### design/flow/config.mk
export PLATFORM = sky130hd
export DESIGN_NAME = finalproject
export DESIGN_NICKNAME = finalproject
export VERILOG_FILES = /design/flow/design.v
export SDC_FILE = /design/flow/constraint.sdc
export NUM_CORES = 4
export LEC_CHECK = 0
export CAP_MARGIN = 20
export CORE_MARGIN = 2
export CORE_UTILIZATION = 63
export SLEW_MARGIN = 20
### design/flow/constraint.sdc
create_clock -name core_clock -period 4.44 [get_ports {clk}]
set_input_delay 0.8880 -clock core_clock [delete_from_list [all_inputs] [get_ports {clk}]]
set_output_delay 0.8880 -clock core_clock [all_outputs]
set_load 0.01 [all_outputs]
### design/flow/design.v
module finalproject(clk, rst, rows, LEDs, columns, signalout, ss1, ss2, ss3, ss4, ss5, ss6);
input [3:0] rows;  
input clk;  
input rst;  
output [9:0] LEDs;  
output [3:0] columns;  
output signalout;  
output [6:0] ss1, ss2, ss3, ss4, ss5, ss6;  
wire [31:0] countlow, counthigh;  
keypadwithtones kwt(.rows(rows), .clk(clk), .rst(rst), .LEDs(LEDs), .columns(columns), .countlow(countlow), .counthigh(counthigh));
rotatingdisplay rd(.clk(clk), .rst(rst), .ss1(ss1), .ss2(ss2), .ss3(ss3), .ss4(ss4), .ss5(ss5), .ss6(ss6));
toneprocessor tp(.clk(clk), .rst(rst), .countlow(countlow), .counthigh(counthigh), .signalout(signalout));
endmodule
module keypadwithtones(rows, clk, rst, LEDs, columns, countlow, counthigh);
input [3:0] rows; 
input clk;
input rst;
output [9:0] LEDs;
reg [9:0] LEDs;
output [3:0] columns;
reg [3:0] columns;
reg[2:0] progress, colprogress;   
reg [3:0] val1, val2;  
reg [15:0] button1, button2;  
reg [31:0] counter;  
output [31:0] countlow, counthigh;
reg [31:0] countlow, counthigh;
always @(posedge clk) begin  
if (rst) begin
LEDs = 10'b00_0000_0000;   
progress = 3'b000;  
colprogress = 3'b000;  
counter = 0;  
columns = 4'b1110;  
val1 = 4'b0000;
val2 = 4'b0000;
button1 = 16'h0000;
button2 = 16'h0000;
countlow = 1136;  
counthigh = 2272;
end else begin
case(progress) 
3'b000: begin  
case(columns)  
4'b1110: begin 
val1 = ~rows;  
button1 = val1;
columns = 4'b1101;  
end
4'b1101: begin
val1 = ~rows;  
button1 = button1 << 4;  
button1 = button1 + val1;  
columns = 4'b1011;  
end
4'b1011: begin 
val1 = ~rows;  
button1 = button1 << 4;  
button1 = button1 + val1;  
columns = 4'b0111;  
end
4'b0111: begin
val1 = ~rows;  
button1 = button1 << 4;  
button1 = button1 + val1;  
columns = 4'b1110;  
progress = 3'b001;  
end
endcase
end
3'b001: begin   
counter = counter + 1'b1;
if (counter >= 500) begin   
case(columns)  
4'b1110: begin
val2 = ~rows;
button2 = val2;
columns = 4'b1101;
end
4'b1101: begin
val2 = ~rows;
button2 = button2 << 4;
button2 = button2 + val2;
columns = 4'b1011;
end
4'b1011: begin
val2 = ~rows;
button2 = button2 << 4;
button2 = button2 + val2;
columns = 4'b0111;
end
4'b0111: begin
val2 = ~rows;
button2 = button2 << 4;
button2 = button2 + val2;
columns = 4'b1110;
counter = 0;
progress = 3'b010;
end
endcase
end
end
3'b010: begin   
if ((button1 == button2) && (button1 != 16'h0000)) begin  
case(button1)  
	16'h80: begin  
	countlow = 1136;
   counthigh = 2272;
	end
	16'h1: begin  
	LEDs = LEDs + 1'b1;
	countlow = 47755;
	counthigh = 95510;
	end
	16'h10: begin  
	LEDs = LEDs + 2'b10;
		countlow = 42565;
		counthigh = 85131;
	end
	16'h100: begin  
	LEDs = LEDs + 2'b11;
		countlow = 37921;
		counthigh = 75842;
	end
	16'h2: begin  
	LEDs = LEDs + 3'b100;
	countlow = 35803;
   counthigh = 71606;
	end
	16'h20: begin  
	LEDs = LEDs + 3'b101;
		countlow = 31888;
		counthigh = 63776;
	end
	16'h200: begin  
	LEDs = LEDs + 3'b110;
		countlow = 28409;
		counthigh = 56818;
	end
	16'h4: begin  
	LEDs = LEDs + 3'b111;
		countlow = 25390;
		counthigh = 50619;
	end
	16'h40: begin  
	LEDs = LEDs + 4'b1000;
		countlow = 23889;
		counthigh = 47778;
	end
	16'h400: begin  
	LEDs = LEDs + 4'b1001;
		countlow = 21282;
		counthigh = 42564;
	end
	16'h1000: begin  
	LEDs = LEDs + 4'b1010;
		countlow = 18960;
		counthigh = 37921;
	end
	16'h2000: begin  
	LEDs = LEDs + 4'b1011;
		countlow = 17896;
		counthigh = 35793;
	end
	16'h4000: begin  
	LEDs = LEDs + 4'b1100;
		countlow = 15943;
		counthigh = 31887;
	end
	16'h8000: begin  
	LEDs = LEDs + 4'b1101;
		countlow = 14204;
		counthigh = 28409;
	end
	16'h8: begin  
	LEDs = LEDs + 4'b1110;
		countlow = 12651;
		counthigh = 25303;
	end
	16'h800: begin  
	LEDs = LEDs + 4'b1111;
		countlow = 11944;
		counthigh = 23889;
	end
	endcase
progress = 3'b011;  
end else progress = 3'b000;  
end
3'b011: begin
counter = counter + 1'b1;
if (counter >= 5000) begin  
case(columns)  
4'b1110: begin
val2 = ~rows;
button2 = val2;
columns = 4'b1101;
end
4'b1101: begin
val2 = ~rows;
button2 = button2 << 4;
button2 = button2 + val2;
columns = 4'b1011;
end
4'b1011: begin
val2 = ~rows;
button2 = button2 << 4;
button2 = button2 + val2;
columns = 4'b0111;
end
4'b0111: begin
val2 = ~rows;
button2 = button2 << 4;
button2 = button2 + val2;
columns = 4'b1110;
counter = 0;
progress = 3'b100;
end
endcase
end
end
3'b100: begin
if (button2 == 16'h0000) begin  
progress = 3'b000;  
countlow = 1136;  
counthigh = 2272;
end else progress = 3'b011;  
end
endcase 
end
end
endmodule 
module toneprocessor(clk, rst, countlow, counthigh, signalout);
output signalout;
reg signalout;
input clk;
input rst;
input [31:0] countlow, counthigh;
reg [31:0] onesecond, mycounter;
reg [3:0] progress;
always@(posedge clk) begin
if (rst) begin
signalout=0;  
onesecond = 100000000;  
mycounter = 0;  
progress = 4'b0000;  
end else begin
case(progress)
default: begin              
			end
4'b0000: begin
	mycounter = mycounter + 1'b1;  
	if (mycounter < countlow) begin  
	signalout = 0;  
	end
	else begin
	progress = 4'b0001;  
	end
end
4'b0001: begin
	mycounter = mycounter + 1'b1;  
	if ((mycounter >= countlow) && (mycounter < counthigh)) begin 
	signalout = 1;  
	end
	else begin
	progress = 4'b0010;  
	end
end
4'b0010: begin
	mycounter = mycounter + 1'b1;  
	if (mycounter >= counthigh) begin  
	signalout = 0;  
	mycounter = 0;  
	end
	else begin
	progress = 4'b0000;  
	end
end
endcase
end
end
endmodule 
module rotatingdisplay(clk, rst, ss1, ss2, ss3, ss4, ss5, ss6);
input clk;  
input rst;
output reg [6:0] ss1, ss2, ss3, ss4, ss5, ss6;  
reg [31:0] counter;  
reg [6:0] g,e,r1,r2,i,f1,o,x,f2,a,l1,l2,two1,zero1,two2,zero2,start;  
always @(posedge clk) begin  
if (rst) begin
counter = 0;
start = 7'b0000000;
ss1 = 7'hFF;
ss2 = 7'hFF;
ss3 = 7'hFF;
ss4 = 7'hFF;
ss5 = 7'hFF;
ss6 = 7'hFF;
g = 7'b0010000;
e = 7'b0000110;
r1 = 7'b1001110;
r2 = 7'b1001110;
i = 7'b1111001;
f1 = 7'b0001110;
o = 7'b1000000;
x = 7'b0001001;
f2 = 7'b0001110;
a = 7'b0001000;
l1 = 7'b1000111;
l2 = 7'b1000111;
two1 = 7'b0100100;
zero1 = 7'b1000000;
two2 = 7'b0100100;
zero2 = 7'b1000000;
end else begin
counter = counter + 1'b1;
if (counter >= 50000) begin  
counter = 0;  
ss6 = ss5;
ss5 = ss4;
ss4 = ss3;
ss3 = ss2;
ss2 = ss1;
ss1 = g;  
start = g;
g = e;
e = r1;
r1 = r2;
r2 = i;
i = f1;
f1 = o;
o = x;
x = f2;
f2 = a;
a = l1;
l1 = l2;
l2 = two1;
two1 = zero1;
zero1 = two2;
two2 = zero2;
zero2 = start;
end
end
end
endmodule
### design/flow/run.sh
#!/bin/bash
# the make line also repeats each setting of config.mk as NAME=value (left out here)
make -C /OpenROAD-flow-scripts/flow DESIGN_CONFIG=/design/flow/config.mk WORK_HOME=/design/flow/orfs CLKGATE_MAP_FILE= finish
==> flow_summary.toml, run 1 <==
# synthesis and place-and-route metrics
[outcome]
status = "finished clean"

[route]
detail-route-antenna-nets = 0
drt-total-wl_microns = 39680
vias = 14620
wl_per_cell_microns = 16.70
drc = 0
drt_first_pass_iters = 5
drt-initial-drc-count = 1191
viasPerCell = 6.151
antenna_cells = 0

[power_and_ir_drop]
p_seq_w = 0.00314
p_comb_frac = 0.150
swShare = 0.2774
intPower_w = 0.005176
leakagePower_nw = 7.019
power-top-group = "sequential cells"
p_clk_w = 0.00295
ir_drop_v = 0.0004440
clkPwrFrac = 0.411
switchingPower_w = 0.001987
p_per_area_nw_per_um2 = 385.7
seqPwrFrac = 0.439
comb-power_w = 0.00108

[setup_path]
cpMostUsedCell = "a21oi_1"
r2r_cells = 15
path_cells = "or4_1 -> nor3_1 -> and4b_1 -> nor2_1 -> and3_1 -> inv_1 -> ha_1 -> a21o_1 -> a21oi_1 -> o21ai_0 -> nand2_1 -> xor2_1 -> o22ai_1 -> a21oi_1 -> a311oi_1"
startpoint_type = "flip-flop"
cp_slowest_cell = "or4_1"
path_buffers = 1
r2r-start = "kwt.button1[2]"
cp_max_fo = 12
crit_required_ns = 4.80
critPathKind = "reg -> reg"
cp-endpoint = "kwt.LEDs[9]"
crit_arrival_ns = 4.41
path_depth = 15
slowest_delay_ns = 0.61
startpoint = "kwt.button1[2]"
worst_path_dominant_cell_family = "simple AND/OR/NAND/NOR gates"
regToRegEndpoint = "kwt.LEDs[9]"
worst_setup_path_end_kind = "flip-flop"
regToRegSetupSlack_ns = 0.39

[yosys]
ys_area_sq_um = 16650
ys_top_cells_by_area = "dfxtp_1 39%, mux2i_1 6.5%, nor2_1 5.3%"
adder_share = 0.03743
yosys_register_bits = 328
yosys_warnings = 9
yosys.area.top_type_share = 0.3944
ys_seq_frac = 0.3944
synth-compound-area-share = 0.1468
synth_cell_types = 81
netlist_area_sq_um = 16650
yosys_most_used_dff = "dfxtp_1"
xor_share = 0.05892
most_common_cell = "dfxtp_1"
simple_gate_area_frac = 0.2487
mux_area_frac = 0.06629
synthArstFlopShare = 0
syn_area_per_cell_sq_um = 8.258
syn_inst = 2016
common_cells = "328 x dfxtp_1, 234 x nor2_1, 192 x nand2_1, 146 x nand3_1, 108 x mux2i_1"
topCombFamilyByArea = "simple AND/OR/NAND/NOR gates"
ys_cells = 2016
top_area_cell = "dfxtp_1"
edf_count = 0

[clocking]
clockRootBuffer = "clkbuf_16"
cts_made_buffers = 35
cts_hold_buf = 0
post_cts_buffers = 0
cts_tree = "built"
cts.clk_slew.worst_paths_ns = 0.07
clockBufferDepth = 3
cts_resized = 0
cts_sinks = 328
htree_levels = 2
clk_latency_ns = 0.51

[place]
place.gp.congestion = 0.9150
dp_slack_ns = 0.4430
placedInstanceArea_sq_um = 17420
io_buffer_count = 62
hpwl_microns = 26640

[final_timing]
period_used_share = 0.9122
fmax_mhz = 246.9
max-slew-margin-rel = 0.3354
tightestPinTransition_ns = 0.9932
hold_viol = 0
fin_ws_ns = 0.3898
finalSetupViolCount = 0
clock_skew_ns = 0.01693
rsz0062_at_grt = "no"
tns_ns = 0
slew_violations = 0
finalCriticalPeriod_ns = 4.050

[run]
maxCapViolations = 0
warning_count = 34

[min_path]
min_to = "rd.o[2]"
worstHoldStart = "rd.o[2]"
hp-class = "reg -> reg"
hold_path_depth = 2

[die]
rows = 59
die_y_microns = 166.6
initCoreUtil = 0.6407
die_x_microns = 166.6
core_sq_um = 25980
num_io_pins = 63
die_area_sq_um = 27740

[global_route]
grt_max_degree = 108
grt_pass1_wl_microns = 67030
grtUsageTotal = 0.2821
grt-ovfl-total = 0
antenna_found_initial = 0
grt_pass1_vias = 13800

[cells_and_area]
nFillCells = 2119
final_cell_area_sq_um = 18570
fin_nets = 2071
area_delta_synth_final_pct = 11.55
combGateArea_sq_um = 9389
area.sequential_sq_um = 6566
## per-stage QoR
| stage | total power, W | hold slack (ns) | std cells | utilization |
|---|---|---|---|---|
| after floorplan | 0.003944 | 0.4350 | 2031 | - |
| after global placement | 0.004243 | 0.4445 | 2315 | 0.6704 |
| after detailed placement | 0.004254 | 0.4502 | 2315 | 0.6704 |
| after CTS | 0.007186 | 0.4595 | 2376 | 0.7147 |
| after global routing | 0.007441 | 0.4779 | 2376 | 0.7147 |
| final | 0.007163 | 0.4578 | 2376 | 0.7147 |
## final cells by class
class	count	share of cell area
Clock inverter	15	0.01044
Clock buffer	46	0.05154
Sequential cell	328	0.3536
Tap cell	335	0.02257
Inverter	54	0.01098
Multi-Input combinational cell	1510	0.5056
Timing Repair Buffer	88	0.04534
## layer usage
metal | up-vias | track usage | wire length, microns
met2 | 383 | 0.4581 | 18320
li1 | 7187 | - | -
met1 | 6973 | 0.3927 | 18300
met4 | 0 | 0.08021 | 863
met3 | 72 | 0.04183 | 2201
met5 | - | 0 | 0
==> run 2, diff against run 1 <==
ABC_AREA = 1   (was default)
CELL_PAD_IN_SITES_GLOBAL_PLACEMENT = 2   (was default)
CORE_ASPECT_RATIO = 1.07   (was default)
CORE_UTILIZATION = 40   (was 63)
CTS_CLUSTER_DIAMETER = 299   (was default)
HOLD_SLACK_MARGIN = 0.08   (was default)
PLACE_DENSITY = 0.49   (was default)
clock period = 3.09 ns   (was 4.44 ns; I/O delays follow)
==> run 2 against run 1 <==
Still clean on timing, DRC and antenna. Synthesized cell count is 36% higher. Final cell count is 44% higher. Total power is 56% higher. Routed wire length is 26% higher. Clock skew hardly changed. Combinational power is 81% higher. Global-route usage is 7.3 points lower.
==> flow_summary.toml, run 2 <==
# synthesis and place-and-route metrics
[power_and_ir_drop]
p_per_area_nw_per_um2 = 525.0
switchingPower_w = 0.003332
seqPwrFrac = 0.405
leakagePower_nw = 9.554
clkPwrFrac = 0.421
power-top-group = "the clock network"
swShare = 0.2975
intPower_w = 0.007868
p_seq_w = 0.00453
p_comb_frac = 0.175
p_clk_w = 0.00471
comb-power_w = 0.00195
total_power_w = 0.01120
ir_drop_v = 0.0004224

[cells_and_area]
final_cell_area_sq_um = 21330
fin_nets = 2861
final_util = 0.4688
area_delta_synth_final_pct = 16.38
final_cells = 3416

[setup_path]
startpoint = "tp.mycounter[0]"
worst_path_dominant_cell_family = "simple AND/OR/NAND/NOR gates"
path_buffers = 3
r2r-start = "tp.mycounter[0]"
crit_required_ns = 3.50
path_cells = "ha_4 -> nand2_2 -> nor2_4 -> buf_12 -> nand3_2 -> xnor2_1 -> buf_4 -> ha_1 -> nand2_1 -> nor4_2 -> nand2_1 -> nand2_1 -> inv_1 -> nor2_1 -> nor2_2 -> nand2_4 -> nand2_8 -> nand3_1 -> a21oi_1"
startpoint_type = "flip-flop"
cp-endpoint = "tp.mycounter[4]"
crit_arrival_ns = 3.34
regToRegSetupSlack_ns = 0.16
cp_slowest_cell = "dfxtp_4"
r2r_cells = 19
regToRegEndpoint = "tp.mycounter[4]"
critPathKind = "reg -> reg"
path_depth = 19
worst_setup_path_end_kind = "flip-flop"
cpMostUsedCell = "nand2_1"
cp_max_fo = 9
slowest_delay_ns = 0.37

[die]
rows = 81
die_x_microns = 210.9
core_sq_um = 45500
num_io_pins = 63
initCoreUtil = 0.4028
die_area_sq_um = 47550
die_y_microns = 225.4

[clocking]
clockRootBuffer = "clkbuf_16"
clockBufferDepth = 3
htree_levels = 2
cts_made_buffers = 40
clk_latency_ns = 0.57
cts_sinks = 328
cts_tree = "built"
cts.clk_slew.worst_paths_ns = 0.06

[place]
place_inst = 3332
hpwl_microns = 34160
placedInstanceArea_sq_um = 19630
io_buffer_count = 62
place.gp.congestion = 0.8579

[yosys]
synthArstFlopShare = 0
yosys_most_used_dff = "dfxtp_1"
syn_inst = 2744
yosys.area.top_type_share = 0.3582
topCombFamilyByArea = "simple AND/OR/NAND/NOR gates"
top_area_cell = "dfxtp_1"
synth_cell_types = 54
ys_cells = 2744
syn_area_per_cell_sq_um = 6.680
yosys_warnings = 9
adder_share = 0.03399
ys_seq_frac = 0.3582
ys_top_cells_by_area = "dfxtp_1 36%, nand2_1 16%, nor2_1 7.5%"
mux_area_frac = 0
common_cells = "762 x nand2_1, 366 x nor2_1, 328 x dfxtp_1, 272 x inv_1, 244 x nand3_1"
edf_count = 0
synth-compound-area-share = 0.06730
xor_share = 0.03536
ys_area_sq_um = 18330
yosys_register_bits = 328
most_common_cell = "nand2_1"
netlist_area_sq_um = 18330
simple_gate_area_frac = 0.4109

[route]
dr.max_layer_used = "met4"
viasPerCell = 5.055
wl_per_cell_microns = 14.60
drc = 0
wl_met3_microns = 1772
wl_met2_microns = 23250
drt-met1-wl_microns = 23920
drt-initial-drc-count = 1134
vias = 17270
detail-route-antenna-nets = 0
drt_first_pass_iters = 5
drt-total-wl_microns = 49870
antenna_cells = 0

[final_timing]
tns_ns = 0
period_used_share = 0.9467
slew_violations = 0
finalCriticalPeriod_ns = 2.925
rsz0062_at_grt = "yes"
clock_skew_ns = 0.01681
fmax_mhz = 341.8
max-slew-margin-rel = 0.5149
tightestPinTransition_ns = 0.7277
hold_viol = 0
finalSetupViolCount = 0

[global_route]
grtUsageTotal = 0.2092
grt_pass1_vias = 16290
antenna_found_initial = 0
grt_pass1_wl_microns = 82510
grt_max_degree = 91
grt-ovfl-total = 0

[min_path]
hold_path_depth = 2
min_to = "tp.signalout"
hp-class = "reg -> reg"
worstHoldStart = "tp.signalout"

[outcome]
status = "finished clean"

[run]
maxCapViolations = 0
warning_count = 33
==> run 2: metal layers <==
| metal | vias up | global-route usage |
|---|---|---|
| li1 | 8978 | - |
| met2 | 284 | 0.3544 |
| met5 | - | 0 |
| met4 | 0 | 0.05702 |
| met3 | 62 | 0.02578 |
| met1 | 7945 | 0.2803 |
==> run 2: layout make-up <==
cell class,count,area (sq um)
inverters,290,1096
flip-flops and latches,328,6588
clock buffers,55,1127
multi-input cells,2019,10380
well taps,581,726.9
fillers,4740,24170
repair buffers,128,1226
clock inverters,15,186.4
==> run 2: repair_timing <==
action	CTS	global route
pin swaps	0	15
gates cloned	0	2
endpoints found under the setup margin	19	45
resized	3	59
hold buffers	0	0
setup buffers	0	12
==> run 2: through the flow <==
step	hold slack (ns)	setup WS, ns
2_1_floorplan	0.4188	0.3048
3_3_place_gp	0.4312	0.04540
3_5_place_dp	0.4350	-0.07779
4_1_cts	0.4494	0.02212
5_1_grt	0.4648	-0.01885
6_report	0.4448	0.1646
==> run 3, diff against run 2 <==
ABC_AREA = default   (was 1)
CELL_PAD_IN_SITES_GLOBAL_PLACEMENT = default   (was 2)
CORE_ASPECT_RATIO = default   (was 1.07)
CORE_UTILIZATION = 70   (was 40)
CTS_CLUSTER_DIAMETER = default   (was 299)
HOLD_SLACK_MARGIN = default   (was 0.08)
PLACE_DENSITY = default   (was 0.49)
clock period = 3.48 ns   (was 3.09 ns; I/O delays follow)
==> run 3 against run 2 <==
Now fails the layout checks on negative setup slack. Via count down 9.6%. Die area down 47%. Combinational power down 17%. Clock power down 18%.
==> flow_summary.toml, run 3 <==
# synthesis and place-and-route metrics
[outcome]
status = "finished with violations"
failed_checks = "negative setup slack"

[yosys]
yosys_register_bits = 328
mux_area_frac = 0.06629
ys_cells = 2016
adder_share = 0.03743
ys_seq_frac = 0.3944
netlist_area_sq_um = 16650
synthArstFlopShare = 0
most_common_cell = "dfxtp_1"
syn_inst = 2016
yosys.area.top_type_share = 0.3944
ys_top_cells_by_area = "dfxtp_1 39%, mux2i_1 6.5%, nor2_1 5.3%"
syn_area_per_cell_sq_um = 8.258
top_area_cell = "dfxtp_1"
yosys_most_used_dff = "dfxtp_1"
topCombFamilyByArea = "simple AND/OR/NAND/NOR gates"
common_cells = "328 x dfxtp_1, 234 x nor2_1, 192 x nand2_1, 146 x nand3_1, 108 x mux2i_1"
edf_count = 0
xor_share = 0.05892
ys_area_sq_um = 16650
simple_gate_area_frac = 0.2487
synth-compound-area-share = 0.1468
yosys_warnings = 9
synth_cell_types = 81

[die]
rows = 56
die_area_sq_um = 25030
die_x_microns = 158.2
die_y_microns = 158.2
core_sq_um = 23400
initCoreUtil = 0.7114
num_io_pins = 63

[clocking]
clk_latency_ns = 0.52
clockBufferDepth = 3
cts_hold_buf = 0
cts_tree = "built"
clockRootBuffer = "clkbuf_16"
cts_made_buffers = 35
cts.clk_slew.worst_paths_ns = 0.06
cts_sinks = 328
htree_levels = 2

[final_timing]
fin_ws_ns = -0.07339
clock_skew_ns = 0.01082
period_used_share = 1.021
hold-worst-slack_ns = 0.4555
finalSetupViolCount = 2
fmax_mhz = 281.4
max-slew-margin-rel = 0.2382
finalCriticalPeriod_ns = 3.553
tightestPinTransition_ns = 1.135
rsz0062_at_grt = "yes"
hold_viol = 0
slew_violations = 0

[place]
place.gp.congestion = 0.9293
io_buffer_count = 62
placedInstanceArea_sq_um = 18160
hpwl_microns = 28310
place_inst = 2386

[cells_and_area]
final_cells = 2461
fin_nets = 2169
area.sequential_sq_um = 6573
area_delta_synth_final_pct = 18.71
nFillCells = 1422
combGateArea_sq_um = 9729
final_cell_area_sq_um = 19760

[setup_path]
slowest_delay_ns = 0.39
regToRegEndpoint = "tp.mycounter[28]"
worst_setup_path_end_kind = "flip-flop"
crit_required_ns = 3.92
worst_path_dominant_cell_family = "AND-OR/OR-AND gates"
startpoint_type = "flip-flop"
path_depth = 16
startpoint = "tp.mycounter[1]"
r2r_cells = 16
cp-endpoint = "tp.mycounter[28]"
cp_slowest_cell = "a221o_1"
path_buffers = 2
critPathKind = "reg -> reg"
regToRegSetupSlack_ns = -0.07
cp_max_fo = 8
crit_arrival_ns = 3.99
path_cells = "buf_4 -> and4_4 -> nand2b_4 -> nor2_4 -> and4_4 -> xor2_4 -> ha_4 -> a211oi_2 -> o211ai_1 -> a221o_1 -> nand2_1 -> nand3_2 -> o31ai_4 -> buf_6 -> nand4b_1 -> a21oi_1"
cpMostUsedCell = "and4_4"
r2r-start = "tp.mycounter[1]"

[route]
vias = 15610
drt-total-wl_microns = 44090
drc = 0
viasPerCell = 6.342
drt_first_pass_iters = 6
detail-route-antenna-nets = 0
antenna_cells = 0
drt-initial-drc-count = 1606
wl_per_cell_microns = 17.92

[power_and_ir_drop]
switchingPower_w = 0.002685
power-top-group = "sequential cells"
intPower_w = 0.006736
p_per_area_nw_per_um2 = 476.7
leakagePower_nw = 7.666
seqPwrFrac = 0.421
p_seq_w = 0.00397
clkPwrFrac = 0.408
p_comb_frac = 0.171
ir_drop_v = 0.0004410
comb-power_w = 0.00161
swShare = 0.2850
p_clk_w = 0.00384

[run]
maxCapViolations = 0
warning_count = 35

[global_route]
grt-ovfl-total = 0
grtUsageTotal = 0.3417
grt_pass1_vias = 14990
grt_max_degree = 137
antenna_found_initial = 0
grt_pass1_wl_microns = 70870

[min_path]
min_to = "rd.zero1[4]"
hp-class = "reg -> reg"
worstHoldStart = "rd.two2[4]"
hold_path_depth = 2
run 3: timing repair:
item,CTS,global route
endpoints found under the setup margin,3,47
pin swaps,2,26
gates resized,3,63
setup buffers,3,7
endpoints found under the hold margin,0,0
gates cloned,0,1
run 3: through the flow:
stage / TNS, ns / utilization / total power, W / worst slack [ns]
floorplan: 0 / - / 0.005042 / 0.04474
global placement: 0 / 0.7757 / 0.005492 / 0.05145
detailed placement: -0.1352 / 0.7758 / 0.005530 / -0.1352
CTS: 0 / 0.8285 / 0.009324 / 0.01061
global route: -2.001 / 0.8445 / 0.009745 / -0.1376
finish: -0.07638 / 0.8445 / 0.009421 / -0.07339
run 3: layout make-up:
| cell class | instances | share of cell area |
|---|---|---|
| clock buffers | 47 | 0.05172 |
| repair buffers | 186 | 0.08401 |
| multi-input cells | 1510 | 0.4923 |
| inverters | 54 | 0.01032 |
| flip-flops and latches | 328 | 0.3326 |
| well taps | 319 | 0.02019 |
| clock inverters | 17 | 0.008926 |
run 3: metal layers:
| layer | track usage | vias up | part of all wire |
|---|---|---|---|
| met4 | 0.1266 | 0 | 0.026 |
| met2 | 0.5851 | 655 | 0.49 |
| met3 | 0.05831 | 116 | 0.067 |
| li1 | - | 7413 | - |
| met1 | 0.4328 | 7424 | 0.42 |
| met5 | 0 | - | 0 |
==> run 4, diff against run 3 <==
CORE_UTILIZATION = 72   (was 70)
CTS_CLUSTER_SIZE = 47   (was default)
PLACE_DENSITY = 0.67   (was default)
SETUP_SLACK_MARGIN = 0.3   (was default)
clock period = 3.55 ns   (was 3.48 ns; I/O delays follow)
==> run 4 against run 3 <==
The layout still fails its checks (negative setup slack). First-iteration DRC count rose by 30%. Setup slack got worse by 0.032 ns. Combinational power barely moved. Sequential power fell by 2%. Sequential cell count did not move.
==> flow_summary.toml, run 4 <==
# synthesis and place-and-route metrics
[yosys]
ys_cells = 2016
mux_area_frac = 0.06629
adder_share = 0.03743
ys_top_cells_by_area = "dfxtp_1 39%, mux2i_1 6.5%, nor2_1 5.3%"
syn_area_per_cell_sq_um = 8.258
simple_gate_area_frac = 0.2487
yosys_register_bits = 328
common_cells = "328 x dfxtp_1, 234 x nor2_1, 192 x nand2_1, 146 x nand3_1, 108 x mux2i_1"
yosys.area.top_type_share = 0.3944
yosys_warnings = 9
syn_inst = 2016
most_common_cell = "dfxtp_1"
synth_cell_types = 81
synthArstFlopShare = 0
topCombFamilyByArea = "simple AND/OR/NAND/NOR gates"
edf_count = 0
xor_share = 0.05892
netlist_area_sq_um = 16650
ys_area_sq_um = 16650
top_area_cell = "dfxtp_1"
synth-compound-area-share = 0.1468
yosys_most_used_dff = "dfxtp_1"
ys_seq_frac = 0.3944

[setup_path]
cp_max_fo = 11
regToRegEndpoint = "tp.mycounter[21]"
critPathKind = "reg -> reg"
crit_arrival_ns = 4.09
worst_path_dominant_cell_family = "AND-OR/OR-AND gates"
r2r-start = "tp.mycounter[0]"
slowest_delay_ns = 0.43
worst_setup_path_end_kind = "flip-flop"
startpoint_type = "flip-flop"
path_depth = 16
path_cells = "ha_4 -> nand3_4 -> or3_4 -> nor2_4 -> xor2_2 -> ha_2 -> o21ai_2 -> a21oi_1 -> a221o_1 -> nand2_1 -> nand3_2 -> o31ai_4 -> buf_6 -> buf_12 -> nand3_1 -> a31oi_1"
r2r_cells = 16
path_buffers = 2
startpoint = "tp.mycounter[0]"
regToRegSetupSlack_ns = -0.11
crit_required_ns = 3.98
cp_slowest_cell = "or3_4"
cp-endpoint = "tp.mycounter[21]"

[power_and_ir_drop]
comb-power_w = 0.00164
intPower_w = 0.006770
switchingPower_w = 0.002674
p_clk_w = 0.00390
power-top-group = "sequential cells"
swShare = 0.2831
p_seq_w = 0.00391
clkPwrFrac = 0.413
seqPwrFrac = 0.414
p_per_area_nw_per_um2 = 468.0
p_comb_frac = 0.174
ir_drop_v = 0.0004819
leakagePower_nw = 7.827

[global_route]
grt_pass1_vias = 15180
grtUsageTotal = 0.3678
grt_pass1_wl_microns = 74330
antenna_found_initial = 0
grt-ovfl-total = 0
grt_max_degree = 188

[run]
warning_count = 37
maxCapViolations = 0

[route]
drt-initial-drc-count = 2090
drc = 0
antenna_cells = 0
drt-total-wl_microns = 49650
drt_first_pass_iters = 9
vias = 16370
wl_per_cell_microns = 20.38
detail-route-antenna-nets = 0
viasPerCell = 6.719

[min_path]
hold_path_depth = 2
worstHoldStart = "rd.o[2]"
hp-class = "reg -> reg"
min_to = "rd.o[2]"

[clocking]
clk_latency_ns = 0.54
clockRootBuffer = "clkbuf_16"
htree_levels = 2
cts.clk_slew.worst_paths_ns = 0.07
clockBufferDepth = 3
cts_sinks = 328
cts_made_buffers = 35
cts_tree = "built"

[cells_and_area]
combGateArea_sq_um = 10000
final_cells = 2436
nFillCells = 1085
area.sequential_sq_um = 6601
fin_nets = 2178
area_delta_synth_final_pct = 21.21

[final_timing]
rsz0062_at_grt = "yes"
hold_viol = 0
fin_ws_ns = -0.1052
finalSetupViolCount = 17
finalCriticalPeriod_ns = 3.655
max-slew-margin-rel = 0.1917
slew_violations = 0
tightestPinTransition_ns = 1.204
clock_skew_ns = 0.01812
fmax_mhz = 273.6
period_used_share = 1.030

[die]
die_area_sq_um = 24350
rows = 55
num_io_pins = 63
die_x_microns = 156.1
initCoreUtil = 0.7353
die_y_microns = 156.1
core_sq_um = 22640

[outcome]
status = "finished with violations"
failed_checks = "negative setup slack"

[place]
io_buffer_count = 62
place.gp.congestion = 0.9508
dp_slack_ns = -0.07252
place_inst = 2330
hpwl_microns = 28340
run 4: final cells by class:
class,instances,area share
Clock inverter,18,0.01203
Timing Repair Buffer,195,0.08755
Inverter,54,0.01011
Multi-Input combinational cell,1510,0.4956
Clock buffer,46,0.04991
Sequential cell,328,0.3271
Tap cell,285,0.01767
run 4: metal layers:
layer	vias up	share of wire	routed length, microns	GRT usage
met2	938	0.49	24190	0.6410
met4	0	0.041	2039	0.1446
met5	-	0	0	0
met1	7755	0.39	19270	0.4579
li1	7450	-	-	-
met3	224	0.084	4154	0.05750
run 4: what timing repair did:
item                                    4_1_cts  5_1_grt
pin swaps                                    15       40
cloned                                        1        2
setup buffers                                13       26
hold buffers                                  0        0
gates resized                                36       89
endpoints found under the setup margin      193      242
run 4: through the flow:
step | hold slack (ns) | TNS, ns | power, W | util | cell area, sq um
final | 0.4631 | -0.4591 | 0.009444 | 0.8913 | 20180
after global routing | 0.4801 | -6.323 | 0.009726 | 0.8913 | 20180
after CTS | 0.4648 | 0 | 0.009265 | 0.8636 | 19550
after detailed placement | 0.4531 | -0.07252 | 0.005382 | 0.7954 | 18010
after global placement | 0.4416 | 0 | 0.005346 | 0.7953 | 18010
after floorplan | 0.4350 | 0 | 0.004963 | - | 16830
==> run 5, diff against run 4 <==
CAP_MARGIN = 0   (was 20)
CTS_CLUSTER_DIAMETER = 362   (was default)
CTS_CLUSTER_SIZE = 19   (was 47)
PLACE_DENSITY = default   (was 0.67)
PLACE_DENSITY_LB_ADDON = 0.06   (was default)
SETUP_SLACK_MARGIN = -0.3   (was 0.3)
clock period = 2.97 ns   (was 3.55 ns; I/O delays follow)
==> run 5 against run 4 <==
The layout still fails its checks (negative setup slack). Fmax is 6.1% higher. Total power is 0.54% lower. Routed wire length is 7.9% lower. Sequential cell count stayed put. Final cell count is 2.4% higher. Synthesized cell count stayed put. Global-route usage is 0.83 points lower. Critical path depth is 3 lower. First-iteration DRC count is 22% lower. Area after synthesis stayed put. Setup slack worse by 0.37 ns. Largest power group unchanged. Highest routed layer unchanged.
==> flow_summary.toml, run 5 <==
# synthesis and place-and-route metrics
[outcome]
status = "finished with violations"
failed_checks = "negative setup slack"

[clocking]
htree_levels = 1
clk_latency_ns = 0.54
cts.clk_slew.worst_paths_ns = 0.09
cts_made_buffers = 21
cts_tree = "built"
clockBufferDepth = 3
cts_sinks = 328
cts_hold_buf = 0
clockRootBuffer = "clkbuf_16"

[setup_path]
critPathKind = "reg -> reg"
crit_arrival_ns = 3.93
cpMostUsedCell = "nand4_1"
startpoint_type = "flip-flop"
worst_path_dominant_cell_family = "simple AND/OR/NAND/NOR gates"
startpoint = "tp.mycounter[1]"
cp-endpoint = "tp.signalout"
crit_required_ns = 3.46
regToRegSetupSlack_ns = -0.48
r2r_cells = 13
cp_slowest_cell = "nor4_2"
path_cells = "buf_4 -> nand4_1 -> nor4_2 -> xor2_1 -> ha_1 -> nand3_2 -> or3_4 -> nor3_4 -> a221o_1 -> a211o_1 -> nand4_1 -> a2111oi_4 -> o221a_2"
cp_max_fo = 3
slowest_delay_ns = 0.43
path_depth = 13
path_buffers = 1
r2r-start = "tp.mycounter[1]"
regToRegEndpoint = "tp.signalout"
worst_setup_path_end_kind = "flip-flop"

[yosys]
yosys_register_bits = 328
ys_top_cells_by_area = "dfxtp_1 39%, mux2i_1 6.5%, nor2_1 5.3%"
topCombFamilyByArea = "simple AND/OR/NAND/NOR gates"
ys_seq_frac = 0.3944
ys_cells = 2016
edf_count = 0
adder_share = 0.03743
syn_inst = 2016
yosys_warnings = 9
mux_area_frac = 0.06629
xor_share = 0.05892
simple_gate_area_frac = 0.2487
syn_area_per_cell_sq_um = 8.258
synthArstFlopShare = 0
ys_area_sq_um = 16650
synth_cell_types = 81
common_cells = "328 x dfxtp_1, 234 x nor2_1, 192 x nand2_1, 146 x nand3_1, 108 x mux2i_1"
yosys.area.top_type_share = 0.3944
netlist_area_sq_um = 16650
synth-compound-area-share = 0.1468
most_common_cell = "dfxtp_1"
yosys_most_used_dff = "dfxtp_1"
top_area_cell = "dfxtp_1"

[place]
place.gp.congestion = 0.9513
hpwl_microns = 30510
io_buffer_count = 62
dp_slack_ns = -0.4031

[min_path]
hold_path_depth = 2
min_to = "rd.r1[5]"
hp-class = "reg -> reg"
worstHoldStart = "rd.r2[5]"

[route]
vias = 16040
drt_first_pass_iters = 5
drt-initial-drc-count = 1621
viasPerCell = 6.427
drt-total-wl_microns = 45730
wl_per_cell_microns = 18.33
drc = 0
antenna_cells = 0
detail-route-antenna-nets = 0

[power_and_ir_drop]
comb-power_w = 0.00200
leakagePower_nw = 7.878
swShare = 0.2920
p_per_area_nw_per_um2 = 470.2
p_comb_frac = 0.213
total_power_w = 0.009393
intPower_w = 0.006650
power-top-group = "sequential cells"
switchingPower_w = 0.002743
p_clk_w = 0.00275
seqPwrFrac = 0.494
ir_drop_v = 0.0004889
clkPwrFrac = 0.292
p_seq_w = 0.00464

[final_timing]
rsz0062_at_grt = "yes"
fin_ws_ns = -0.4755
tns_ns = -29.10
finalSetupViolCount = 182
period_used_share = 1.160
hold_viol = 0
finalCriticalPeriod_ns = 3.446
slew_violations = 0
fmax_mhz = 290.2
clock_skew_ns = 0.02555
max-slew-margin-rel = 0.2829
tightestPinTransition_ns = 1.068

[die]
core_sq_um = 22640
rows = 55
die_x_microns = 156.1
initCoreUtil = 0.7353
num_io_pins = 63
die_area_sq_um = 24350
die_y_microns = 156.1

[global_route]
antenna_found_initial = 0
grt_pass1_wl_microns = 73500
grt_pass1_vias = 15780
grtUsageTotal = 0.3595
grt-ovfl-total = 0
grt_max_degree = 80

[run]
maxCapViolations = 0
warning_count = 33

[cells_and_area]
fin_nets = 2263
area_delta_synth_final_pct = 20.00
-- run 5: per-layer routing --
| metal | share of wire | routed length [microns] | global-route usage | up-vias |
|---|---|---|---|---|
| li1 | - | - | - | 7584 |
| met1 | 0.41 | 18760 | 0.4413 | 7575 |
| met2 | 0.49 | 22420 | 0.6319 | 704 |
| met3 | 0.065 | 2953 | 0.05472 | 172 |
| met4 | 0.035 | 1596 | 0.1477 | 0 |
| met5 | 0 | 0 | 0 | - |
-- run 5: cell type report --
class | count | area, sq um
Clock inverter | 2 | 25.02
Tap cell | 285 | 356.6
Sequential cell | 328 | 6578
Timing Repair Buffer | 294 | 2490
Clock buffer | 22 | 529.3
Multi-Input combinational cell | 1510 | 9796
Inverter | 54 | 203.9
Fill cell | 1147 | 2663
-- run 5: repair_timing --
item                                    4_1_cts  5_1_grt
endpoints found under the setup margin       47      178
cloned                                        1        1
pin swaps                                     4       27
buffers inserted                              0        6
gates resized                                18       53
-- run 5: through the flow --
step	hold slack (ns)	util	instance area [sq um]	std cells
finish	0.4606	0.8824	19980	2495
global route	0.4716	0.8824	19980	2495
CTS	0.4575	0.8683	19660	2488
detailed placement	0.4507	0.8400	19020	2463
global placement	0.4411	0.8400	19020	2463
floorplan	0.4350	-	16830	2031
==> run 6, diff against run 5 <==
CAP_MARGIN = 20   (was 0)
CORE_UTILIZATION = 70   (was 72)
CTS_CLUSTER_SIZE = default   (was 19)
PLACE_DENSITY_LB_ADDON = default   (was 0.06)
clock period = 3.03 ns   (was 2.97 ns; I/O delays follow)
==> run 6 against run 5 <==
Largest power group unchanged. Clock power up about 60%. Highest routed layer unchanged. Final cell count is 3.2% higher. Total power is 17% higher. Still fails the layout checks on negative setup slack. Setup slack improved by 0.058 ns. Sequential power is 2% lower. First-iteration DRC count is 20% higher. Combinational power is essentially flat. Core utilization increased by 0.27 points.
==> flow_summary.toml, run 6 <==
# synthesis and place-and-route metrics
[power_and_ir_drop]
seqPwrFrac = 0.417
p_seq_w = 0.00456
p_per_area_nw_per_um2 = 529.0
comb-power_w = 0.00199
p_clk_w = 0.00441
power-top-group = "sequential cells"
ir_drop_v = 0.0004266
intPower_w = 0.007839
swShare = 0.2846
clkPwrFrac = 0.402
switchingPower_w = 0.003118
p_comb_frac = 0.181
leakagePower_nw = 8.243

[die]
die_x_microns = 158.2
die_area_sq_um = 25030
rows = 56
num_io_pins = 63
die_y_microns = 158.2
core_sq_um = 23400
initCoreUtil = 0.7114

[setup_path]
path_buffers = 1
r2r-start = "tp.mycounter[0]"
slowest_delay_ns = 0.45
r2r_cells = 15
critPathKind = "reg -> reg"
path_cells = "and4_4 -> nand2b_4 -> nor2_4 -> and4_4 -> xor2_2 -> buf_4 -> ha_4 -> nand3_2 -> or3_4 -> nor3_4 -> a221o_1 -> a211o_1 -> nand4_1 -> a2111oi_2 -> o221a_2"
worst_path_dominant_cell_family = "simple AND/OR/NAND/NOR gates"
cp-endpoint = "tp.signalout"
crit_arrival_ns = 3.92
startpoint = "tp.mycounter[0]"
cp_max_fo = 4
regToRegEndpoint = "tp.signalout"
path_depth = 15
cpMostUsedCell = "and4_4"
worst_setup_path_end_kind = "flip-flop"
cp_slowest_cell = "or3_4"
startpoint_type = "flip-flop"
crit_required_ns = 3.50
regToRegSetupSlack_ns = -0.42

[route]
detail-route-antenna-nets = 0
drt-total-wl_microns = 49150
drt-initial-drc-count = 1945
vias = 16580
drt_first_pass_iters = 7
drc = 0
viasPerCell = 6.438
wl_per_cell_microns = 19.08
antenna_cells = 0

[min_path]
worstHoldStart = "rd.zero1[5]"
hold_path_depth = 2
hp-class = "reg -> reg"
min_to = "rd.zero1[5]"

[final_timing]
tightestPinTransition_ns = 0.7791
fmax_mhz = 290.1
tns_ns = -17.94
finalSetupViolCount = 181
period_used_share = 1.138
hold_viol = 0
fin_ws_ns = -0.4176
slew_violations = 0
finalCriticalPeriod_ns = 3.448
max-slew-margin-rel = 0.4801
clock_skew_ns = 0.01814
rsz0062_at_grt = "yes"

[clocking]
cts_tree = "built"
clk_latency_ns = 0.53
clockRootBuffer = "clkbuf_16"
cts_made_buffers = 35
clockBufferDepth = 3
htree_levels = 2
cts_sinks = 328
cts.clk_slew.worst_paths_ns = 0.06

[yosys]
yosys_warnings = 9
adder_share = 0.03743
yosys_register_bits = 328
top_area_cell = "dfxtp_1"
ys_area_sq_um = 16650
synthArstFlopShare = 0
ys_cells = 2016
syn_area_per_cell_sq_um = 8.258
most_common_cell = "dfxtp_1"
ys_seq_frac = 0.3944
syn_inst = 2016
synth-compound-area-share = 0.1468
netlist_area_sq_um = 16650
mux_area_frac = 0.06629
synth_cell_types = 81
topCombFamilyByArea = "simple AND/OR/NAND/NOR gates"
yosys_most_used_dff = "dfxtp_1"
simple_gate_area_frac = 0.2487
ys_top_cells_by_area = "dfxtp_1 39%, mux2i_1 6.5%, nor2_1 5.3%"
edf_count = 0
yosys.area.top_type_share = 0.3944
common_cells = "328 x dfxtp_1, 234 x nor2_1, 192 x nand2_1, 146 x nand3_1, 108 x mux2i_1"
xor_share = 0.05892

[run]
warning_count = 36
maxCapViolations = 0

[outcome]
failed_checks = "negative setup slack"
status = "finished with violations"

[global_route]
grtUsageTotal = 0.3653
grt_pass1_vias = 15690
antenna_found_initial = 0
grt_max_degree = 144
grt-ovfl-total = 0
grt_pass1_wl_microns = 75110

[place]
place_inst = 2503
io_buffer_count = 62
place.gp.congestion = 0.9516
hpwl_microns = 30420
dp_slack_ns = -0.4079

[cells_and_area]
area_delta_synth_final_pct = 24.41
fin_nets = 2284
final_cells = 2576
## run 6: cell type report
cell class	count	area, sq um
Clock buffer	48	984.7
Multi-Input combinational cell	1510	9786
Tap cell	319	399.1
Sequential cell	328	6581
Inverter	54	203.9
Timing Repair Buffer	301	2556
Clock inverter	16	201.4
Fill cell	1225	2690
## run 6: layer usage
metal,global-route usage,wire (microns),vias to the layer above
met5,0,0,-
met4,0.1587,2029,0
met3,0.07008,3881,196
met2,0.6207,23850,858
met1,0.4523,19390,7896
li1,-,-,7634
## run 6: stage by stage
stage | total power [W] | hold slack [ns] | util | area, sq um
2_1_floorplan | 0.005815 | 0.4350 | - | 16810
3_3_place_gp | 0.006431 | 0.4468 | 0.8170 | 19120
3_5_place_dp | 0.006490 | 0.4561 | 0.8172 | 19120
4_1_cts | 0.01085 | 0.4628 | 0.8697 | 20350
5_1_grt | 0.01134 | 0.4820 | 0.8851 | 20710
6_report | 0.01096 | 0.4639 | 0.8851 | 20710
## run 6: timing repair
| item | 4_1_cts | 5_1_grt |
|---|---|---|
| resized | 9 | 62 |
| hold buffers | 0 | 0 |
| endpoints found under the hold margin | 0 | 0 |
| setup buffers | 1 | 11 |
| pin swaps | 4 | 31 |
| setup endpoints to repair | 3 | 90 |
==> run 7, diff against run 6 <==
ABC_AREA = 1   (was default)
CORE_UTILIZATION = 71   (was 70)
CTS_CLUSTER_DIAMETER = default   (was 362)
PLACE_DENSITY_LB_ADDON = 0.01   (was default)
SETUP_SLACK_MARGIN = -0.28   (was -0.3)
clock period = 5.08 ns   (was 3.03 ns; I/O delays follow)
==> run 7 against run 6 <==
Now clean on timing, DRC and antenna. Design area fell by 2.6%. Routed wire length fell by 9.7%. Clock skew grew 0.011 ns. Die area increased by 8.3%. Core utilization down 8.6 points. Global-route usage down 4.0 points. Clock power shrank 37%. Highest routed layer unchanged. Register-to-register slack better by 2.0 ns.
==> flow_summary.toml, run 7 <==
# synthesis and place-and-route metrics
[setup_path]
cpMostUsedCell = "nor2_1"
crit_arrival_ns = 3.92
startpoint = "kwt.button1[2]"
r2r_cells = 14
cp-endpoint = "kwt.LEDs[9]"
worst_setup_path_end_kind = "flip-flop"
path_cells = "nor2_1 -> nand2_2 -> nor2_2 -> nand3_2 -> nand2_1 -> inv_1 -> fa_1 -> nor2_1 -> nor2_1 -> nor2_1 -> nand2_1 -> xnor2_1 -> a211oi_1 -> a21oi_1"
slowest_delay_ns = 0.60
cp_max_fo = 20
crit_required_ns = 5.47
path_buffers = 1
worst_path_dominant_cell_family = "simple AND/OR/NAND/NOR gates"
startpoint_type = "flip-flop"
regToRegEndpoint = "kwt.LEDs[9]"
regToRegSetupSlack_ns = 1.55
critPathKind = "reg -> reg"
cp_slowest_cell = "nor2_2"
r2r-start = "kwt.button1[2]"
path_depth = 14

[yosys]
ys_seq_frac = 0.3582
synth-compound-area-share = 0.06730
ys_top_cells_by_area = "dfxtp_1 36%, nand2_1 16%, nor2_1 7.5%"
edf_count = 0
ys_cells = 2744
yosys_register_bits = 328
top_area_cell = "dfxtp_1"
topCombFamilyByArea = "simple AND/OR/NAND/NOR gates"
xor_share = 0.03536
syn_inst = 2744
syn_area_per_cell_sq_um = 6.680
adder_share = 0.03399
common_cells = "762 x nand2_1, 366 x nor2_1, 328 x dfxtp_1, 272 x inv_1, 244 x nand3_1"
mux_area_frac = 0
ys_area_sq_um = 18330
yosys_most_used_dff = "dfxtp_1"
netlist_area_sq_um = 18330
synth_cell_types = 54
yosys_warnings = 9
most_common_cell = "nand2_1"
yosys.area.top_type_share = 0.3582
synthArstFlopShare = 0
simple_gate_area_frac = 0.4109

[die]
core_sq_um = 25250
initCoreUtil = 0.7258
die_y_microns = 164.7
die_area_sq_um = 27120
num_io_pins = 63
die_x_microns = 164.7
rows = 58

[cells_and_area]
fin_nets = 2800
final_util = 0.7990
area_delta_synth_final_pct = 10.08

[power_and_ir_drop]
total_power_w = 0.006601
swShare = 0.2861
p_per_area_nw_per_um2 = 327.1
intPower_w = 0.004712
leakagePower_nw = 9.179
seqPwrFrac = 0.420
p_comb_frac = 0.161
clkPwrFrac = 0.419
p_clk_w = 0.00276
power-top-group = "sequential cells"
ir_drop_v = 0.0003960
comb-power_w = 0.00106
p_seq_w = 0.00277
switchingPower_w = 0.001888

[final_timing]
finalSetupViolCount = 0
tns_ns = 0
hold-worst-slack_ns = 0.4526
tightestPinTransition_ns = 0.9175
max-slew-margin-rel = 0.3883
rsz0062_at_grt = "no"
clock_skew_ns = 0.02898
slew_violations = 0
fmax_mhz = 283.3
hold_viol = 0
period_used_share = 0.6949
finalCriticalPeriod_ns = 3.530

[min_path]
min_to = "rd.zero2[2]"
worstHoldStart = "rd.zero2[2]"
hp-class = "reg -> reg"
hold_path_depth = 2

[clocking]
htree_levels = 2
clockBufferDepth = 3
cts_tree = "built"
cts_sinks = 328
cts.clk_slew.worst_paths_ns = 0.06
clk_latency_ns = 0.53
post_cts_buffers = 0
cts_hold_buf = 0
cts_resized = 0
cts_made_buffers = 36
clockRootBuffer = "clkbuf_16"

[route]
drt-initial-drc-count = 1831
viasPerCell = 5.745
drt_first_pass_iters = 7
drt-total-wl_microns = 44380
antenna_cells = 0
drc = 0
vias = 17810
detail-route-antenna-nets = 0
wl_per_cell_microns = 14.31

[run]
maxCapViolations = 0
warning_count = 32

[place]
io_buffer_count = 62
hpwl_microns = 29410
place.gp.congestion = 0.9872

[global_route]
grt_max_degree = 220
grt_pass1_vias = 16500
grt-ovfl-total = 0
antenna_found_initial = 0
grtUsageTotal = 0.3254
grt_pass1_wl_microns = 74350

[outcome]
status = "finished clean"
run 7: cell type report:
cell class,instances,area [sq um]
Clock inverter,13,232.7
Multi-Input combinational cell,2018,10140
Inverter,290,1096
Clock buffer,50,1023
Sequential cell,328,6566
Timing Repair Buffer,72,705.7
Fill cell,1813,5077
Tap cell,330,412.9
run 7: metrics by stage:
step	worst slack (ns)	instances	instance area, sq um
floorplan	2.295	2759	18390
global placement	1.743	3038	18920
detailed placement	1.676	3038	18920
CTS	1.630	3101	20180
global route	1.232	3101	20180
finish	1.550	3101	20180
run 7: metal layers:
metal  vias to the layer above  track usage  wire [microns]  part of all wire
met5                         -            0               0                 0
met4                         0       0.1063            1003             0.023
met3                       101      0.03792            2676             0.060
met2                       663       0.5774           21610              0.49
met1                      8199       0.4121           19090              0.43
li1                       8851            -               -                 -
==> run 8, diff against run 7 <==
ABC_AREA = default   (was 1)
CORE_UTILIZATION = 66   (was 71)
PLACE_DENSITY_LB_ADDON = default   (was 0.01)
SETUP_SLACK_MARGIN = default   (was -0.28)
clock period = 4.8 ns   (was 5.08 ns; I/O delays follow)
==> run 8 against run 7 <==
Largest cell class unchanged. Register-to-register slack got worse by 0.84 ns. Routed wire length decreased by 11%. Clock power rose by 2%. Sequential power grew 5%. Combinational power is 9% lower. Design area is 7.9% lower. Critical path depth grew 1. Total power increased by 1.3%. Clock skew fell by 0.018 ns. Via count fell by 18%. Worst hold slack better by 0.0074 ns. Synthesized cell count decreased by 27%.
==> flow_summary.toml, run 8 <==
# synthesis and place-and-route metrics
[outcome]
status = "finished clean"

[final_timing]
fmax_mhz = 244.3
clock_skew_ns = 0.01105
tightestPinTransition_ns = 1.024
rsz0062_at_grt = "no"
hold_viol = 0
max-slew-margin-rel = 0.3127
slew_violations = 0
hold-worst-slack_ns = 0.4600
finalSetupViolCount = 0
tns_ns = 0
finalCriticalPeriod_ns = 4.093
period_used_share = 0.8527

[run]
warning_count = 32
maxCapViolations = 0

[setup_path]
slowest_delay_ns = 0.58
cp-endpoint = "kwt.LEDs[9]"
cp_max_fo = 14
path_buffers = 1
regToRegEndpoint = "kwt.LEDs[9]"
path_cells = "or4_1 -> nor3_1 -> and4b_1 -> nor2_1 -> and3_1 -> inv_1 -> ha_1 -> a21o_1 -> a21oi_1 -> o21ai_0 -> nand2_1 -> xor2_1 -> o22ai_1 -> a21oi_1 -> a311oi_1"
r2r-start = "kwt.button1[3]"
crit_arrival_ns = 4.44
cpMostUsedCell = "a21oi_1"
crit_required_ns = 5.15
startpoint_type = "flip-flop"
cp_slowest_cell = "or4_1"
worst_path_dominant_cell_family = "simple AND/OR/NAND/NOR gates"
startpoint = "kwt.button1[3]"
regToRegSetupSlack_ns = 0.71
path_depth = 15
r2r_cells = 15
worst_setup_path_end_kind = "flip-flop"
critPathKind = "reg -> reg"

[route]
drt-initial-drc-count = 1270
drc = 0
antenna_cells = 0
wl_per_cell_microns = 16.63
detail-route-antenna-nets = 0
vias = 14630
drt-total-wl_microns = 39370
viasPerCell = 6.180
drt_first_pass_iters = 5

[global_route]
grt_pass1_wl_microns = 65150
grt_max_degree = 100
grt_pass1_vias = 13540
grtUsageTotal = 0.2921
grt-ovfl-total = 0
antenna_found_initial = 0

[yosys]
mux_area_frac = 0.06629
xor_share = 0.05892
top_area_cell = "dfxtp_1"
most_common_cell = "dfxtp_1"
adder_share = 0.03743
ys_cells = 2016
synth_cell_types = 81
ys_seq_frac = 0.3944
yosys.area.top_type_share = 0.3944
synthArstFlopShare = 0
common_cells = "328 x dfxtp_1, 234 x nor2_1, 192 x nand2_1, 146 x nand3_1, 108 x mux2i_1"
simple_gate_area_frac = 0.2487
yosys_most_used_dff = "dfxtp_1"
edf_count = 0
netlist_area_sq_um = 16650
yosys_register_bits = 328
ys_top_cells_by_area = "dfxtp_1 39%, mux2i_1 6.5%, nor2_1 5.3%"
syn_area_per_cell_sq_um = 8.258
ys_area_sq_um = 16650
topCombFamilyByArea = "simple AND/OR/NAND/NOR gates"
yosys_warnings = 9
synth-compound-area-share = 0.1468
syn_inst = 2016

[clocking]
clk_latency_ns = 0.52
cts_tree = "built"
post_cts_buffers = 0
clockRootBuffer = "clkbuf_16"
cts_made_buffers = 36
clockBufferDepth = 3
cts_sinks = 328
cts.clk_slew.worst_paths_ns = 0.06
cts_resized = 0
cts_hold_buf = 0
htree_levels = 2

[power_and_ir_drop]
seqPwrFrac = 0.436
power-top-group = "sequential cells"
intPower_w = 0.004846
p_comb_frac = 0.144
leakagePower_nw = 6.998
swShare = 0.2754
ir_drop_v = 0.0004046
p_per_area_nw_per_um2 = 360.0
switchingPower_w = 0.001842
p_seq_w = 0.00292
clkPwrFrac = 0.419
comb-power_w = 0.000965
p_clk_w = 0.00281

[cells_and_area]
area_delta_synth_final_pct = 11.60
fin_nets = 2064

[min_path]
hp-class = "reg -> reg"
hold_path_depth = 2
min_to = "rd.a[1]"
worstHoldStart = "rd.a[1]"

[place]
io_buffer_count = 62
hpwl_microns = 26150
place.gp.congestion = 0.8966

[die]
die_area_sq_um = 26510
rows = 58
num_io_pins = 63
die_x_microns = 162.8
initCoreUtil = 0.6669
die_y_microns = 162.8
core_sq_um = 24960
run 8: final cells by class:
class	instances	area [sq um]
multi-input cells	1510	9392
flip-flops and latches	328	6566
inverters	54	203.9
clock buffers	51	1007
repair buffers	80	794.5
well taps	330	412.9
fillers	1960	6385
clock inverters	14	202.7
run 8: per-stage QoR:
stage            util  area [sq um]  power [W]  setup slack, ns  instances
5_1_grt        0.7442         18580   0.006947           0.3184       2367
2_1_floorplan       -         16700   0.003648            1.159       2031
6_report       0.7442         18580   0.006688           0.7070       2367
4_1_cts        0.7441         18580   0.006700           0.7673       2367
3_5_place_dp   0.6957         17370   0.003909           0.8326       2302
3_3_place_gp   0.6957         17370   0.003896           0.9626       2302
run 8: routing by layer:
layer  GRT usage  routed length (microns)  up-vias
met2      0.4755                    18170      442
met3     0.04915                     2332       74
met5           0                        0        -
li1            -                        -     7194
met1      0.4007                    18060     6918
met4     0.08367                      811        0
==> run 9, diff against run 8 <==
CORE_ASPECT_RATIO = 0.51   (was default)
CORE_MARGIN = 10   (was 2)
CORE_UTILIZATION = 58   (was 66)
CTS_CLUSTER_DIAMETER = 102   (was default)
GPL_TIMING_DRIVEN = 0   (was default)
HOLD_SLACK_MARGIN = 0.27   (was default)
PLACE_DENSITY_LB_ADDON = 0.18   (was default)
SLEW_MARGIN = 5   (was 20)
clock period = 5.95 ns   (was 4.8 ns; I/O delays follow)
==> run 9 against run 8 <==
Still clean. Fmax is 22% lower. Area after synthesis stayed put. Synthesized cell count stayed put. Design area is 1.8% higher. Routed wire length is 28% higher. First-iteration DRC count is 63% higher. Highest routed layer unchanged.
==> flow_summary.toml, run 9 <==
# synthesis and place-and-route metrics
[outcome]
status = "finished clean"

[setup_path]
path_cells = "ha_1 -> nand3_1 -> or3_1 -> clkbuf_1 -> nor2_1 -> xor2_1 -> ha_1 -> o21ai_0 -> a21oi_1 -> a221o_1 -> nand2_1 -> nand3_1 -> o31ai_1 -> nand2_1 -> clkbuf_1 -> nor2_1"
crit_arrival_ns = 5.80
worst_setup_path_end_kind = "flip-flop"
r2r_cells = 16
regToRegSetupSlack_ns = 0.67
path_buffers = 2
cp_slowest_cell = "o31ai_1"
cp-endpoint = "tp.mycounter[17]"
path_depth = 16
regToRegEndpoint = "tp.mycounter[17]"
worst_path_dominant_cell_family = "simple AND/OR/NAND/NOR gates"
startpoint_type = "flip-flop"
cp_max_fo = 10
r2r-start = "tp.mycounter[0]"
slowest_delay_ns = 0.73
critPathKind = "reg -> reg"
startpoint = "tp.mycounter[0]"
crit_required_ns = 6.47

[yosys]
ys_cells = 2016
xor_share = 0.05892
netlist_area_sq_um = 16650
topCombFamilyByArea = "simple AND/OR/NAND/NOR gates"
ys_seq_frac = 0.3944
common_cells = "328 x dfxtp_1, 234 x nor2_1, 192 x nand2_1, 146 x nand3_1, 108 x mux2i_1"
yosys_register_bits = 328
synth-compound-area-share = 0.1468
synthArstFlopShare = 0
yosys_most_used_dff = "dfxtp_1"
ys_top_cells_by_area = "dfxtp_1 39%, mux2i_1 6.5%, nor2_1 5.3%"
top_area_cell = "dfxtp_1"
syn_area_per_cell_sq_um = 8.258
syn_inst = 2016
adder_share = 0.03743
yosys_warnings = 9
synth_cell_types = 81
edf_count = 0
ys_area_sq_um = 16650
mux_area_frac = 0.06629
simple_gate_area_frac = 0.2487
most_common_cell = "dfxtp_1"
yosys.area.top_type_share = 0.3944

[clocking]
clockRootBuffer = "clkbuf_16"
htree_levels = 1
cts_resized = 0
clk_latency_ns = 0.58
post_cts_buffers = 0
cts_made_buffers = 30
cts_sinks = 328
clockBufferDepth = 3
cts_hold_buf = 0
cts.clk_slew.worst_paths_ns = 0.07
cts_tree = "built"

[cells_and_area]
final_util = 0.6668
area_delta_synth_final_pct = 13.55
fin_nets = 2180

[final_timing]
period_used_share = 0.8873
fmax_mhz = 189.4
tns_ns = 0
slew_violations = 0
finalSetupViolCount = 0
rsz0062_at_grt = "no"
tightestPinTransition_ns = 1.046
finalCriticalPeriod_ns = 5.280
hold_viol = 0
max-slew-margin-rel = 0.2967
clock_skew_ns = 0.008829

[power_and_ir_drop]
ir_drop_v = 0.0002414
switchingPower_w = 0.001577
p_per_area_nw_per_um2 = 283.9
clkPwrFrac = 0.397
power-top-group = "sequential cells"
seqPwrFrac = 0.433
intPower_w = 0.003790
p_seq_w = 0.00232
p_clk_w = 0.00213
swShare = 0.2938
p_comb_frac = 0.170
comb-power_w = 0.000912
leakagePower_nw = 7.125

[route]
drt_first_pass_iters = 7
vias = 15900
viasPerCell = 6.256
wl_met2_microns = 18350
wl_per_cell_microns = 19.81
detail-route-antenna-nets = 0
dr.max_layer_used = "met4"
drt-total-wl_microns = 50360
drt-met1-wl_microns = 24010
wl_met3_microns = 7322
drt-initial-drc-count = 2071
drc = 0

[min_path]
worstHoldStart = "rd.o[2]"
hold_path_depth = 2
min_to = "rd.o[2]"
hp-class = "reg -> reg"

[place]
io_buffer_count = 61
hpwl_microns = 37120
place.gp.congestion = 0.9774

[global_route]
grt_pass1_wl_microns = 79050
grt_max_degree = 16
grt-ovfl-total = 0
grtUsageTotal = 0.2649
antenna_found_initial = 0
grt_pass1_vias = 14310

[die]
initCoreUtil = 0.5872
core_sq_um = 28350
num_io_pins = 63
die_x_microns = 257.2
rows = 44
die_y_microns = 141.0
die_area_sq_um = 36270

[run]
maxCapViolations = 0
warning_count = 30
## run 9: layout make-up
type	instances	area [sq um]
plain buffers	139	584.3
fillers	2395	9448
multi-input cells	1510	9351
flip-flops and latches	328	6566
well taps	391	489.2
clock buffers	40	858.3
clock inverters	16	229.0
inverters	54	202.7
diodes	1	2.502
repair buffers	63	620.6
## run 9: per-stage QoR
stage / std cells / setup WS (ns) / hold WS [ns] / power [W] / instance area [sq um]
global placement: 2483 / 1.047 / 0.4445 / 0.003213 / 17800
finish: 2542 / 0.6705 / 0.4661 / 0.005367 / 18900
detailed placement: 2483 / 0.9952 / 0.4530 / 0.003227 / 17800
CTS: 2539 / 0.9716 / 0.4664 / 0.005325 / 18890
floorplan: 2031 / 2.309 / 0.4350 / 0.002943 / 16700
global route: 2541 / 0.3657 / 0.4855 / 0.005543 / 18900
## run 9: per-layer routing
| layer | up-vias | GRT usage |
|---|---|---|
| met5 | - | 0 |
| met4 | 0 | 0.04274 |
| met3 | 67 | 0.09959 |
| met2 | 917 | 0.3369 |
| met1 | 7501 | 0.4082 |
| li1 | 7419 | - |
==> run 10, diff against run 9 <==
ABC_AREA = 1   (was default)
CELL_PAD_IN_SITES_DETAIL_PLACEMENT = 1   (was default)
CELL_PAD_IN_SITES_GLOBAL_PLACEMENT = 3   (was default)
CORE_ASPECT_RATIO = 1.07   (was 0.51)
CORE_MARGIN = 2   (was 10)
CORE_UTILIZATION = 40   (was 58)
CTS_CLUSTER_DIAMETER = 299   (was 102)
GPL_ROUTABILITY_DRIVEN = 0   (was default)
GPL_TIMING_DRIVEN = default   (was 0)
HOLD_SLACK_MARGIN = 0.08   (was 0.27)
PLACE_DENSITY = 0.49   (was default)
PLACE_DENSITY_LB_ADDON = default   (was 0.18)
SLEW_MARGIN = 20   (was 5)
clock period = 3.09 ns   (was 5.95 ns; I/O delays follow)
==> run 10 against run 9 <==
Clock skew grew 0.011 ns. Core utilization is 19 points lower. Count of clock-buffer cells in the layout grew 17. Non-clock buffer count decreased by 59. Combinational power is 110% higher. Total power increased by 110%. Fmax grew 77%. Critical path depth increased by 3. Largest power group is now the clock network. Via count up 11%. Register-to-register slack worse by 0.56 ns. Final cell count is 35% higher.
==> flow_summary.toml, run 10 <==
# synthesis and place-and-route metrics
[outcome]
status = "finished clean"

[global_route]
grt-busiest-layer = "met2"
use_met3 = 0.02676
grt_pass1_wl_microns = 89840
grt_pass1_vias = 17910
grtUsageMet1 = 0.2971
antenna_found_initial = 0
grt-ovfl-total = 0
grtUsageTotal = 0.2271
grt_use_met2 = 0.3973
grt_max_degree = 64

[yosys]
xor_share = 0.03536
synthArstFlopShare = 0
synth_cell_types = 54
yosys_most_used_dff = "dfxtp_1"
yosys.area.top_type_share = 0.3582
common_cells = "762 x nand2_1, 366 x nor2_1, 328 x dfxtp_1, 272 x inv_1, 244 x nand3_1"
syn_area_per_cell_sq_um = 6.680
ys_area_sq_um = 18330
ys_top_cells_by_area = "dfxtp_1 36%, nand2_1 16%, nor2_1 7.5%"
netlist_area_sq_um = 18330
yosys_register_bits = 328
yosys_warnings = 9
most_common_cell = "nand2_1"
synth-compound-area-share = 0.06730
simple_gate_area_frac = 0.4109
adder_share = 0.03399
edf_count = 0
top_area_cell = "dfxtp_1"
topCombFamilyByArea = "simple AND/OR/NAND/NOR gates"
ys_cells = 2744
ys_seq_frac = 0.3582
syn_inst = 2744
mux_area_frac = 0

[die]
die_area_sq_um = 47550
rows = 81
die_x_microns = 210.9
initCoreUtil = 0.4028
num_io_pins = 63
die_y_microns = 225.4
core_sq_um = 45500

[clocking]
clockBufferDepth = 3
cts_sinks = 328
cts.clk_slew.worst_paths_ns = 0.06
clockRootBuffer = "clkbuf_16"
htree_levels = 2
cts_tree = "built"
clk_latency_ns = 0.57
cts_made_buffers = 39

[final_timing]
tns_ns = 0
tightestPinTransition_ns = 0.8281
rsz0062_at_grt = "yes"
clock_skew_ns = 0.01944
finalSetupViolCount = 0
slew_violations = 0
fin_ws_ns = 0.1082
hold-worst-slack_ns = 0.4481
period_used_share = 0.9650
fmax_mhz = 335.4
max-slew-margin-rel = 0.4473
hold_viol = 0
finalCriticalPeriod_ns = 2.982

[setup_path]
crit_required_ns = 3.58
r2r_cells = 19
cp_slowest_cell = "dfxtp_4"
startpoint = "tp.mycounter[0]"
slowest_delay_ns = 0.37
regToRegSetupSlack_ns = 0.11
path_buffers = 1
cpMostUsedCell = "nand2_1"
critPathKind = "reg -> reg"
path_depth = 19
r2r-start = "tp.mycounter[0]"
worst_path_dominant_cell_family = "simple AND/OR/NAND/NOR gates"
cp_max_fo = 9
crit_arrival_ns = 3.47
worst_setup_path_end_kind = "flip-flop"
startpoint_type = "flip-flop"
cp-endpoint = "tp.mycounter[7]"
path_cells = "ha_4 -> nand2_1 -> nor2_4 -> nand2_4 -> nor2_4 -> xor2_4 -> ha_4 -> nand2_2 -> or2_2 -> nand2_1 -> a31oi_1 -> nand2_1 -> inv_1 -> nor2_1 -> nor2_2 -> nand2_4 -> nand2_8 -> nand3_1 -> a21oi_1"
regToRegEndpoint = "tp.mycounter[7]"

[route]
drt_first_pass_iters = 5
viasPerCell = 5.164
detail-route-antenna-nets = 0
drc = 0
antenna_cells = 0
drt-initial-drc-count = 944
drt-total-wl_microns = 54220
vias = 17730
wl_per_cell_microns = 15.79

[power_and_ir_drop]
clkPwrFrac = 0.419
power-top-group = "the clock network"
comb-power_w = 0.00196
swShare = 0.3042
switchingPower_w = 0.003395
p_per_area_nw_per_um2 = 519.9
ir_drop_v = 0.0003678
p_comb_frac = 0.176
leakagePower_nw = 9.612
p_clk_w = 0.00467
seqPwrFrac = 0.406
intPower_w = 0.007766
p_seq_w = 0.00453

[min_path]
hp-class = "reg -> reg"
min_to = "rd.zero2[1]"
hold_path_depth = 2
worstHoldStart = "rd.zero2[1]"

[place]
place_inst = 3347
io_buffer_count = 62
hpwl_microns = 37910
dp_slack_ns = -0.07690

[cells_and_area]
fin_nets = 2876
final_cells = 3433
area_delta_synth_final_pct = 17.12

[run]
warning_count = 35
maxCapViolations = 0
-- run 10: metal layers --
metal	up-vias	share of wire
met1	8459	0.47
met3	73	0.029
met4	0	0.018
met2	201	0.48
li1	8996	-
met5	-	0
-- run 10: layout make-up --
cell class / count / area (sq um)
Sequential cell: 328 / 6584
Inverter: 290 / 1096
Clock buffer: 57 / 1134
Fill cell: 5926 / 24040
Timing Repair Buffer: 143 / 1313
Multi-Input combinational cell: 2020 / 10450
Tap cell: 581 / 726.9
Clock inverter: 14 / 165.2
-- run 10: through the flow --
stage,cell area [sq um],power [W],utilization
after global routing,21470,0.01174,0.4718
after detailed placement,19740,0.006546,0.4337
after CTS,21070,0.01129,0.4629
final,21470,0.01116,0.4718
after global placement,19740,0.006508,0.4337
after floorplan,18390,0.005917,-
-- run 10: timing repair --
item,4_1_cts,5_1_grt
gates resized,2,68
buffers inserted,2,11
hold buffers,0,0
endpoints found under the setup margin,20,117
pin swaps,2,12
gates cloned,0,2
Power is estimated from default activity; no workload was simulated.
